==> v6 <==
==> flow/design.v <==
module instruction_decoder (
    input  logic [31:0] instr,
    output logic is_set_height,
    output logic is_set_weight,
    output logic is_calc_bmi,
    output logic is_calc_bmr,
    output logic [31:25] funct7,  
    output logic [31:20] imm,  
    output logic [24:20] rs2,    
    output logic [19:15] rs1,   
    output logic [11:7] rd  
);
    logic [6:0] opcode;
    assign opcode = instr[6:0];
    logic [14:12] w_h;
    assign w_h = instr[14:12];
    assign is_set_height = (opcode == 7'b0001011) & (w_h == 3'b000);
    assign is_set_weight = (opcode == 7'b0001011) & (w_h == 3'b001);
    assign is_calc_bmi   = (opcode == 7'b0001101);
    assign is_calc_bmr   = (opcode == 7'b0001110);
    assign imm = instr[31:20];
    assign rd = instr[11:7];
    assign rs2 = instr[24:20];
    assign rs1 = instr[19:15];
    assign funct7 = (is_calc_bmr)?instr[31:25]:7'b0;
endmodule
module memory (
    input  logic        clk,
    input  logic        reset,
    input  logic        we_height,
    input  logic        we_weight,
    input  logic [4:0]  user_index,
    input  logic [31:0] data_in,
    output logic [31:0] height_out,
    output logic [31:0] weight_out
);
    reg [31:0] mem_height [0:31];
    reg [31:0] mem_weight [0:31];
    always @(posedge clk or posedge reset) begin
         if (reset) begin
           for (int i = 0; i < 32; i++) begin
                mem_height[i] <= 32'd0;     
                mem_weight[i] <= 32'd0;      
            end
        end else begin
            if (we_height) mem_height[user_index] <= data_in;
            if (we_weight) mem_weight[user_index] <= data_in;
        end
    end
    assign height_out = mem_height[user_index];
    assign weight_out = mem_weight[user_index];
endmodule
module alu (
    input logic is_calc_bmi,
    input logic is_calc_bmr,
    input logic [31:0] height,   
    input logic [31:0] weight,   
    input logic [6:0] funct7,    
    output logic [31:0] result
);
    logic [31:0] bmi;
    logic [31:0] bmr;
    logic [31:0] height_mm;
    logic [31:0] height_m2;
    logic [31:0] weight_x10000;  
    logic [5:0] age;
    logic gender;  
    assign gender = funct7[6];
    assign age = funct7[5:0];
    always@(*)begin
        height_mm = height * 10;  
        height_m2 = (height_mm * height_mm) / 10000;  
        weight_x10000 = weight * 10000;
        bmi = 0;
        bmr = 0;
        if (is_calc_bmi) begin
            if (height_m2 != 0)
                bmi = weight_x10000 / height_m2;   
            else
                bmi = 0;
            result = bmi;
        end
        else if (is_calc_bmr) begin
            bmr = (10 * weight) + (625 * height / 100) - (5 * age);
            if (gender)
                bmr = bmr + 5;
            else
                bmr = bmr - 161;
            result = bmr;
        end
        else begin
            result = 0;   
        end
    end
endmodule
module top (
    input  logic        clk,
    input  logic        reset,
    input  logic [31:0] instr,
    output logic [31:0] result
);
    logic is_set_height;
    logic is_set_weight;
    logic is_calc_bmi;
    logic is_calc_bmr;
    logic [31:25] gender_age;
    logic [31:20] imm;  
    logic [24:20] rs2;    
    logic [19:15] rs1;   
    logic [11:7] rd;  
    logic [31:0] height_out;
    logic [31:0] weight_out;
    logic [31:0] alu_result;
    logic [4:0]  user_index;
    instruction_decoder u_decoder(.instr(instr),
        .is_set_height(is_set_height),
        .is_set_weight(is_set_weight),
        .is_calc_bmi(is_calc_bmi),
        .is_calc_bmr(is_calc_bmr),
        .funct7(gender_age),  
        .imm(imm),  
        .rs2(rs2),    
        .rs1(rs1),   
        .rd(rd)  
        );
    logic [31:0] imm_extended;
    assign imm_extended = {{20{imm[31]}}, imm};  
    assign user_index = (is_set_height | is_set_weight) ? rd : rs1;
    memory user_memory(.clk(clk),
        .reset(reset),
        .we_height(is_set_height),
        .we_weight(is_set_weight),
        .user_index(user_index),
        .data_in(imm_extended),
        .height_out(height_out),
        .weight_out(weight_out));
    alu health_alu (
        .is_calc_bmi(is_calc_bmi),
        .is_calc_bmr(is_calc_bmr),
        .height(height_out),
        .weight(weight_out),
        .funct7(gender_age),
        .result(alu_result)
    );
    always @(posedge clk or posedge reset) begin
        if (reset)
            result <= 32'd0;
        else
            result <= alu_result;
    end
endmodule
==> flow/run.sh <==
#!/bin/bash
# the make line also repeats each setting of config.mk as NAME=value (left out here)
make -C /OpenROAD-flow-scripts/flow DESIGN_CONFIG=/design/flow/config.mk WORK_HOME=/design/flow/orfs CLKGATE_MAP_FILE= finish
==> flow/config.mk <==
export PLATFORM = sky130hd
export DESIGN_NAME = top
export DESIGN_NICKNAME = top
export VERILOG_FILES = /design/flow/design.v
export SDC_FILE = /design/flow/constraint.sdc
export NUM_CORES = 4
export LEC_CHECK = 0
export CAP_MARGIN = 5
export CELL_PAD_IN_SITES_GLOBAL_PLACEMENT = 0
export CORE_MARGIN = 2
export CORE_UTILIZATION = 65
export CTS_CLUSTER_DIAMETER = 351
export MAX_ROUTING_LAYER = met5
export SLEW_MARGIN = 20
export TNS_END_PERCENT = 5
==> flow/constraint.sdc <==
create_clock -name core_clock -period 171.0 [get_ports {clk}]
set_input_delay 34.2000 -clock core_clock [delete_from_list [all_inputs] [get_ports {clk}]]
set_output_delay 34.2000 -clock core_clock [all_outputs]
set_load 0.01 [all_outputs]
==> v3: changes against v6 <==
Settings changed: CAP_MARGIN 5 to 20, CELL_PAD_IN_SITES_GLOBAL_PLACEMENT 0 to not set, CORE_UTILIZATION 65 to 59, CTS_CLUSTER_DIAMETER 351 to not set, MAX_ROUTING_LAYER met5 to not set, TNS_END_PERCENT 5 to not set.
==> flow/constraint.sdc (replaced) <==
create_clock -name core_clock -period 240.0 [get_ports {clk}]
set_input_delay 48.0000 -clock core_clock [delete_from_list [all_inputs] [get_ports {clk}]]
set_output_delay 48.0000 -clock core_clock [all_outputs]
set_load 0.01 [all_outputs]
==> v5: changes against v6 <==
Settings changed: ABC_AREA set to 0, CAP_MARGIN 5 to 20, CELL_PAD_IN_SITES_DETAIL_PLACEMENT set to 1, CELL_PAD_IN_SITES_GLOBAL_PLACEMENT 0 to not set, CORE_UTILIZATION 65 to 40, CTS_CLUSTER_DIAMETER 351 to not set, GPL_ROUTABILITY_DRIVEN set to 0, GPL_TIMING_DRIVEN set to 0, HOLD_SLACK_MARGIN set to 0.2, MAX_ROUTING_LAYER met5 to not set, MIN_ROUTING_LAYER set to met2, SETUP_SLACK_MARGIN set to 5.0, TNS_END_PERCENT 5 to not set.
==> flow/constraint.sdc (replaced) <==
create_clock -name core_clock -period 250.0 [get_ports {clk}]
set_input_delay 50.0000 -clock core_clock [delete_from_list [all_inputs] [get_ports {clk}]]
set_output_delay 50.0000 -clock core_clock [all_outputs]
set_load 0.01 [all_outputs]
==> v25: changes against v6 <==
Settings changed: CAP_MARGIN 5 to 20, CELL_PAD_IN_SITES_GLOBAL_PLACEMENT 0 to not set, CORE_UTILIZATION 65 to 11, CTS_CLUSTER_DIAMETER 351 to not set, MAX_ROUTING_LAYER met5 to not set, TNS_END_PERCENT 5 to not set.
==> flow/constraint.sdc (replaced) <==
create_clock -name core_clock -period 258.0 [get_ports {clk}]
set_input_delay 51.6000 -clock core_clock [delete_from_list [all_inputs] [get_ports {clk}]]
set_output_delay 51.6000 -clock core_clock [all_outputs]
set_load 0.01 [all_outputs]
==> qor summary <==
| item | v3 | v5 | v6 | v25 |
|---|---|---|---|---|
| Worst slew margin relative to its limit | 0.179 | - | - | 0.164 |
| Cell area after layout | 0.120 mm^2 | - | - | 0.131 mm^2 |
| Outcome | finished clean | stopped before the end | stopped before the end | finished clean |
| Failing step | - | global routing | global routing | - |
| Non-Clock Buffer Count | 446 | - | - | 275 |
| TritonCTS clock tree | built | - | - | built |
| ClkCell Share | 0.0260 | - | - | 0.0193 |
| Routed length on met1 | 166 mm | - | - | 178 mm |
| Horizontal die size | 438 um | 531 um | 417 um | 1.01 mm |
| Buffers on Ports | 65 | 53 | 65 | 65 |
| Total setup violations reported at the end of the flow | 0 | - | - | 0 |
| Layout overhead on the synthesized area | 8.01% | - | - | 18.2% |
| Transition time at the pin with the least slew margin | 1.23 ns | - | - | 1.25 ns |
| Worst setup path endpoint | result[0] | - | - | result[0] |
| Non-clock buffer share | 0.0309 | - | - | 0.0182 |
| Tapcell Cnt | 2,495 | - | - | 13,320 |
| Number of fill cells | 15,752 | - | - | 114,378 |
| Post-CTS Setup Repair Bufs | 0 | 69 | 323 | 0 |
| Startpoint Class | primary input | - | - | primary input |
| Maximum capacitance violations | 0 | - | - | 0 |
